==> inputs of v34 <==
==> flow/design.v <==
`timescale 1 ns / 1 ns
module FM_demodulator
          (
           clk,
           reset,
           clk_enable,
           inp_I,
           inp_Q,
           out_fm
          );
  input   clk;
  input   reset;
  input   clk_enable;
  input   signed [38:0] inp_I;   
  input   signed [38:0] inp_Q;   
  output  [12:0] out_fm;   
  wire enb;
  reg signed [38:0] Delay1_out1;   
  reg signed [38:0] Delay2_out1;   
  reg signed [38:0] Delay4_out1;   
  wire signed [31:0] Sum4_sub_cast;   
  wire signed [31:0] Sum4_sub_cast_1;   
  wire signed [31:0] Sum4_sub_temp;   
  wire signed [29:0] Sum4_out1;   
  wire signed [68:0] Product_mul_temp;   
  wire signed [32:0] Product_out1;   
  reg signed [38:0] Delay3_out1;   
  wire signed [30:0] Sum3_sub_cast;   
  wire signed [30:0] Sum3_sub_cast_1;   
  wire signed [30:0] Sum3_sub_temp;   
  wire signed [28:0] Sum3_out1;   
  wire signed [67:0] Product2_mul_temp;   
  wire signed [32:0] Product2_out1;   
  wire signed [31:0] Sum5_sub_cast;   
  wire signed [31:0] Sum5_sub_cast_1;   
  wire signed [31:0] Sum5_sub_temp;   
  wire [12:0] OUTPUT_rsvd;   
  reg [12:0] OUTPUT_rsvdreg;
  assign enb = clk_enable;
  always @(posedge clk or posedge reset)
    begin : Delay1_process
      if (reset == 1'b1) begin
        Delay1_out1 <= 39'sh0000000000;
      end
      else begin
        if (enb) begin
          Delay1_out1 <= inp_I;
        end
      end
    end
  always @(posedge clk or posedge reset)
    begin : Delay2_process
      if (reset == 1'b1) begin
        Delay2_out1 <= 39'sh0000000000;
      end
      else begin
        if (enb) begin
          Delay2_out1 <= inp_Q;
        end
      end
    end
  always @(posedge clk or posedge reset)
    begin : Delay4_process
      if (reset == 1'b1) begin
        Delay4_out1 <= 39'sh0000000000;
      end
      else begin
        if (enb) begin
          Delay4_out1 <= Delay2_out1;
        end
      end
    end
  assign Sum4_sub_cast = inp_Q[38:7];
  assign Sum4_sub_cast_1 = Delay4_out1[38:7];
  assign Sum4_sub_temp = Sum4_sub_cast - Sum4_sub_cast_1;
  assign Sum4_out1 = Sum4_sub_temp[29:0];
  assign Product_mul_temp = Delay1_out1 * Sum4_out1;
  assign Product_out1 = Product_mul_temp[66:34];
  always @(posedge clk or posedge reset)
    begin : Delay3_process
      if (reset == 1'b1) begin
        Delay3_out1 <= 39'sh0000000000;
      end
      else begin
        if (enb) begin
          Delay3_out1 <= Delay1_out1;
        end
      end
    end
  assign Sum3_sub_cast = inp_I[38:8];
  assign Sum3_sub_cast_1 = Delay3_out1[38:8];
  assign Sum3_sub_temp = Sum3_sub_cast - Sum3_sub_cast_1;
  assign Sum3_out1 = Sum3_sub_temp[28:0];
  assign Product2_mul_temp = Sum3_out1 * Delay2_out1;
  assign Product2_out1 = Product2_mul_temp[65:33];
  assign Sum5_sub_cast = {Product_out1[32], Product_out1[32:2]};
  assign Sum5_sub_cast_1 = {Product2_out1[32], Product2_out1[32:2]};
  assign Sum5_sub_temp = Sum5_sub_cast - Sum5_sub_cast_1;
  assign OUTPUT_rsvd = Sum5_sub_temp[29:17];
always @(posedge clk)
    begin : OUTPUT_rsvdreg_process    
        if (enb) begin
          OUTPUT_rsvdreg <= OUTPUT_rsvd;
       end
    end
  assign out_fm = OUTPUT_rsvdreg;
endmodule   
==> flow/run.sh <==
#!/bin/bash
# the make line also repeats each setting of config.mk as NAME=value (left out here)
make -C /OpenROAD-flow-scripts/flow DESIGN_CONFIG=/design/flow/config.mk WORK_HOME=/design/flow/orfs CLKGATE_MAP_FILE= finish
==> flow/config.mk <==
export PLATFORM = sky130hd
export DESIGN_NAME = FM_demodulator
export DESIGN_NICKNAME = FM_demodulator
export VERILOG_FILES = /design/flow/design.v
export SDC_FILE = /design/flow/constraint.sdc
export NUM_CORES = 4
export LEC_CHECK = 0
export CAP_MARGIN = 15
export CORE_MARGIN = 2
export CORE_UTILIZATION = 72
export CTS_CLUSTER_DIAMETER = 207
export MAX_ROUTING_LAYER = met4
export SETUP_SLACK_MARGIN = -1.14
export SLEW_MARGIN = 20
==> flow/constraint.sdc <==
create_clock -name core_clock -period 12.2 [get_ports {clk}]
set_input_delay 2.4400 -clock core_clock [delete_from_list [all_inputs] [get_ports {clk}]]
set_output_delay 2.4400 -clock core_clock [all_outputs]
set_load 0.01 [all_outputs]
==> inputs of v16, as changes to v34 <==
CAP_MARGIN = 20   (was 15)
CORE_UTILIZATION = 66   (was 72)
CTS_CLUSTER_DIAMETER = 43   (was 207)
MAX_ROUTING_LAYER = default   (was met4)
SETUP_SLACK_MARGIN = -1.32   (was -1.14)
TNS_END_PERCENT = 35   (was default)
==> flow/constraint.sdc (replaced) <==
create_clock -name core_clock -period 22.9 [get_ports {clk}]
set_input_delay 4.5800 -clock core_clock [delete_from_list [all_inputs] [get_ports {clk}]]
set_output_delay 4.5800 -clock core_clock [all_outputs]
set_load 0.01 [all_outputs]
==> inputs of v8, as changes to v34 <==
ABC_AREA = 1   (was default)
CAP_MARGIN = 20   (was 15)
CORE_ASPECT_RATIO = 1.31   (was default)
CTS_CLUSTER_DIAMETER = 391   (was 207)
CTS_CLUSTER_SIZE = 99   (was default)
MAX_ROUTING_LAYER = default   (was met4)
TNS_END_PERCENT = 15   (was default)
==> flow/constraint.sdc (replaced) <==
create_clock -name core_clock -period 16.3 [get_ports {clk}]
set_input_delay 3.2600 -clock core_clock [delete_from_list [all_inputs] [get_ports {clk}]]
set_output_delay 3.2600 -clock core_clock [all_outputs]
set_load 0.01 [all_outputs]
==> CHANGELOG.md <==
### Changed

- Outcome: failed layout checks
- Placed cell count: 11300
- Post-Syn Area: 84200 µm²
- Failed Checks: setup timing
- # setup viols final: 13
- Setup ws final: -2410 ps
- Synth cell types: about 65
the above is filed under v34

==> CHANGELOG.md <==
### Changed

- Outcome: complete, no violations
- Setup ws final: just under 700 ps
- Post-Syn Area: 86800 µm²
- Die ar.: 123000 µm²
- Synth cell types: 60
- Ant diodes: 27
- Placed cell count: around 12000
- # setup viols final: 0
- Pins Over Slew Limit: 0
- Most frequent cell after synthesis: inv_1
the above is filed under v8

==> CHANGELOG.md <==
### Changed

- Flop share of the area: approximately 4.4%
- Synth cell types: roughly 65
- Setup ws final: a little under 3000 ps
- Detailed placer's ending HPWL: 177000 µm
- # setup viols final: 0
- Placed cell count: between 10000 and 15000
- Post-Syn Area: about 84000 µm²
- Clock Buffer Count: 17
- Outcome: complete, no violations
the above is filed under v16


* * *

==> nickel: inputs <==
RTL: the design.v shown in full above, as it stands there.
Settings: LEC_CHECK=0, CAP_MARGIN=15, CELL_PAD_IN_SITES_DETAIL_PLACEMENT=1, CORE_ASPECT_RATIO=0.79, CORE_MARGIN=2, CORE_UTILIZATION=41, CTS_CLUSTER_SIZE=48, MIN_ROUTING_LAYER=met2, PLACE_DENSITY_LB_ADDON=0.14, SETUP_SLACK_MARGIN=-1.97, SLEW_MARGIN=20, TNS_END_PERCENT=50; clock period 22.7 ns.
run.sh (not shown) runs the stock make flow with config.mk's settings and CLKGATE_MAP_FILE=.
==> maple: changes against nickel <==
CELL_PAD_IN_SITES_DETAIL_PLACEMENT = not set   (was 1)
CORE_ASPECT_RATIO = not set   (was 0.79)
CORE_UTILIZATION = 72   (was 41)
CTS_CLUSTER_DIAMETER = 207   (was not set)
CTS_CLUSTER_SIZE = not set   (was 48)
MAX_ROUTING_LAYER = met4   (was not set)
MIN_ROUTING_LAYER = not set   (was met2)
PLACE_DENSITY_LB_ADDON = not set   (was 0.14)
SETUP_SLACK_MARGIN = 3.2   (was -1.97)
TNS_END_PERCENT = not set   (was 50)
==> flow/constraint.sdc (replaced) <==
create_clock -name core_clock -period 12.4 [get_ports {clk}]
set_input_delay 2.4800 -clock core_clock [delete_from_list [all_inputs] [get_ports {clk}]]
set_output_delay 2.4800 -clock core_clock [all_outputs]
set_load 0.01 [all_outputs]
==> comparison table <==
	maple	nickel
Result of the run	finished with violations	no timing/DRC/antenna violations
Violated checks	setup timing	-
Final setup skew	0.0143 ns	0.0676 ns
Setup violators final	13	0
Number of DRC markers in iteration 0	5,003	13,300
OpenROAD warnings	31	26
Proportion of cell area occupied by registers	3.98%	4.32%
RSZ-0062 raised after global routing	true	false
Multi-input combinational cell count	6,074	6,073
Count of non-filler cells in the finished layout	11,400	11,700
Final design area excluding fillers	96,000 um^2	89,100 um^2
Beginning of the worst register-to-register path	Delay4_out1[7]	Delay3_out1[9]
Fraction of area in clock buffers and inverters	0.726%	0.798%
Initial antenna violation count	11	0
Logic cell area	71,000 um^2	69,600 um^2
Final nets	12,700	11,900
Met3 wire length	24,900 um	125,000 um
Number of buffer and inverter stages on the critical path	12	5
Worst hold slack	0.526 ns	0.489 ns
Clock slew at reported path FFs	0.06 ns	0.08 ns
Die width	346 um	514 um
Number of placed cells counting well taps	11,200	11,700
First-pass GRT wire length	391,000 um	460,000 um
Storage element area	3820 um^2	3850 um^2
GRT met1 Usage	53.5%	0%

* * *

==> v19: inputs <==
Starts from the design.v that is shown in full above.
clock: 25.0 ns
lec_check: 0
cap_margin: 20
cell_pad_in_sites_detail_placement: 2
cell_pad_in_sites_global_placement: 2
core_aspect_ratio: 0.63
core_margin: 3
core_utilization: 40
cts_cluster_size: 69
gpl_routability_driven: 0
gpl_timing_driven: 0
setup_slack_margin: -1.69
slew_margin: 20
==> v27 (differences from v19) <==
==> flow/config.mk (replaced) <==
export PLATFORM = sky130hd
export DESIGN_NAME = FM_demodulator
export DESIGN_NICKNAME = FM_demodulator
export VERILOG_FILES = /design/flow/design.v
export SDC_FILE = /design/flow/constraint.sdc
export NUM_CORES = 4
export LEC_CHECK = 0
export CAP_MARGIN = 30
export CORE_ASPECT_RATIO = 1.48
export CORE_MARGIN = 10
export CORE_UTILIZATION = 40
export CTS_CLUSTER_DIAMETER = 331
export CTS_CLUSTER_SIZE = 100
export PLACE_DENSITY_LB_ADDON = 0.3
export SLEW_MARGIN = 25
export TNS_END_PERCENT = 15
==> summary of the runs <==
Of v19 and v27, v19 has the higher critical path depth (gap 9).
Of v27 and v19, v27 has the higher worst setup slack (gap 2.5 ns).
Between v19 and v27, the lower register-to-register slack is in v19 (gap 2.3 ns).
In v27 the final cell count is lower than in v19, by about 3%.
v27 finished clean. v19 finished with timing, DRC and antenna clean.
Between v27 and v19, the lower worst hold slack is in v27 (gap 0.033 ns).
Against v27, the sequential share of layout area of v19 is lower by 0.057 points.
Utilization: v27 is lower than v19 (0.64 points).
Routed wire length: v19 is higher than v27 (38%).
Between v19 and v27, the lower via count is in v27 (gap 5.4%, measured against v27).
Design area: v19 is higher than v27 (about 0.64%).

* * *

==> garnet: inputs <==
RTL: the design.v shown in full above, as it stands there.
Settings: LEC_CHECK=0, CAP_MARGIN=30, CORE_ASPECT_RATIO=0.5, CORE_MARGIN=10, CORE_UTILIZATION=40, CTS_CLUSTER_DIAMETER=331, CTS_CLUSTER_SIZE=100, PLACE_DENSITY_LB_ADDON=0.3, SLEW_MARGIN=30, TNS_END_PERCENT=15; clock period 25.0 ns.
==> inputs of zinc, as changes to garnet <==
Settings changed: CAP_MARGIN 30 to 15, CORE_ASPECT_RATIO 0.5 to unset, CORE_MARGIN 10 to 2, CORE_UTILIZATION 40 to 72, CTS_CLUSTER_DIAMETER 331 to 207, CTS_CLUSTER_SIZE 100 to unset, MAX_ROUTING_LAYER set to met4, PLACE_DENSITY_LB_ADDON 0.3 to unset, SLEW_MARGIN 30 to 20, TNS_END_PERCENT 15 to unset.
==> flow/constraint.sdc (replaced) <==
create_clock -name core_clock -period 12.6 [get_ports {clk}]
set_input_delay 2.5200 -clock core_clock [delete_from_list [all_inputs] [get_ports {clk}]]
set_output_delay 2.5200 -clock core_clock [all_outputs]
set_load 0.01 [all_outputs]
==> inputs of juniper, as changes to garnet <==
Settings changed: CORE_UTILIZATION 40 to 60, SETUP_SLACK_MARGIN set to -1.48.
==> inputs of fjord, as changes to garnet <==
Settings changed: ABC_AREA set to 1, CAP_MARGIN 30 to 15, CELL_PAD_IN_SITES_DETAIL_PLACEMENT set to 2, CELL_PAD_IN_SITES_GLOBAL_PLACEMENT set to 2, CORE_ASPECT_RATIO 0.5 to 0.63, CORE_MARGIN 10 to 3, CTS_CLUSTER_DIAMETER 331 to unset, CTS_CLUSTER_SIZE 100 to 69, GPL_ROUTABILITY_DRIVEN set to 0, GPL_TIMING_DRIVEN set to 0, MAX_ROUTING_LAYER set to met5, MIN_ROUTING_LAYER set to met2, PLACE_DENSITY_LB_ADDON 0.3 to 0.17, SETUP_SLACK_MARGIN set to -1.69, SLEW_MARGIN 30 to 20, TNS_END_PERCENT 15 to 95.
==> notes <==
- fjord did not get past global routing with GRT-0116. juniper went through all stages and came out clean. zinc ran to the end with violations: negative setup slack. garnet passed the timing, DRC and antenna checks.
- Via count, highest first: zinc, juniper, garnet.
- Cell count: garnet > zinc > juniper.
- Utilization: garnet is lower than juniper (20 points).
- The highest non-clock buffer count belongs to zinc, the lowest to juniper.

* * *

==> trial 26: inputs <==
RTL: the design.v shown in full above, as it stands there.
==> flow/config.mk <==
export PLATFORM = sky130hd
export DESIGN_NAME = FM_demodulator
export DESIGN_NICKNAME = FM_demodulator
export VERILOG_FILES = /design/flow/design.v
export SDC_FILE = /design/flow/constraint.sdc
export NUM_CORES = 4
export LEC_CHECK = 0
export CAP_MARGIN = 0
export CORE_ASPECT_RATIO = 0.5
export CORE_MARGIN = 10
export CORE_UTILIZATION = 40
export CTS_CLUSTER_DIAMETER = 331
export CTS_CLUSTER_SIZE = 100
export PLACE_DENSITY_LB_ADDON = 0.3
export SETUP_SLACK_MARGIN = 0.87
export SLEW_MARGIN = 30
export TNS_END_PERCENT = 15
==> flow/constraint.sdc <==
create_clock -name core_clock -period 25.0 [get_ports {clk}]
set_input_delay 5.0000 -clock core_clock [delete_from_list [all_inputs] [get_ports {clk}]]
set_output_delay 5.0000 -clock core_clock [all_outputs]
set_load 0.01 [all_outputs]
==> build 62 (differences from trial 26) <==
Settings changed: ABC_AREA from default to 1, CAP_MARGIN 0 to 20, CORE_ASPECT_RATIO 0.5 to default, CORE_MARGIN 10 to 2, CORE_UTILIZATION 40 to 72, CTS_CLUSTER_DIAMETER 331 to 301, CTS_CLUSTER_SIZE 100 to 99, PLACE_DENSITY_LB_ADDON 0.3 to default, SETUP_SLACK_MARGIN 0.87 to default, SLEW_MARGIN 30 to 20.
==> flow/constraint.sdc (replaced) <==
create_clock -name core_clock -period 16.3 [get_ports {clk}]
set_input_delay 3.2600 -clock core_clock [delete_from_list [all_inputs] [get_ports {clk}]]
set_output_delay 3.2600 -clock core_clock [all_outputs]
set_load 0.01 [all_outputs]
==> Changelog: implementation <==
### Metrics

- Status: complete, no violations
- WP data required: 16570 ps
- Syn nets: 13400
- Data buffer area share: 2.49%
- AND/OR/NAND/NOR Cells, Area Fraction: 15.9%
- Layout Utilization: 75.1%
- Max Used Layer: met5
- Die width: 351 um
- Via-to-Cell Ratio: 6.15
- Vias in the first global route: 78500
- Signal buffers: 261
- CP delay by family, top: adder cells
Source of the figures above: build 62

==> Changelog: implementation <==
### Metrics

- CP delay by family, top: AND-OR/OR-AND gates
- AND/OR/NAND/NOR Cells, Area Fraction: 14.1%
- Vias in the first global route: 66700
- WP data required: 25250 ps
- Via-to-Cell Ratio: 5.12
- Syn nets: 12100
- Largest net degree at the start of global routing: 89
- Yosys synthesis warning count: 1
- Die width: 669 um
- Status: complete, no violations
- Signal buffers: 249
- Data buffer area share: 2.36%
- Layout Utilization: 42.8%
Source of the figures above: trial 26

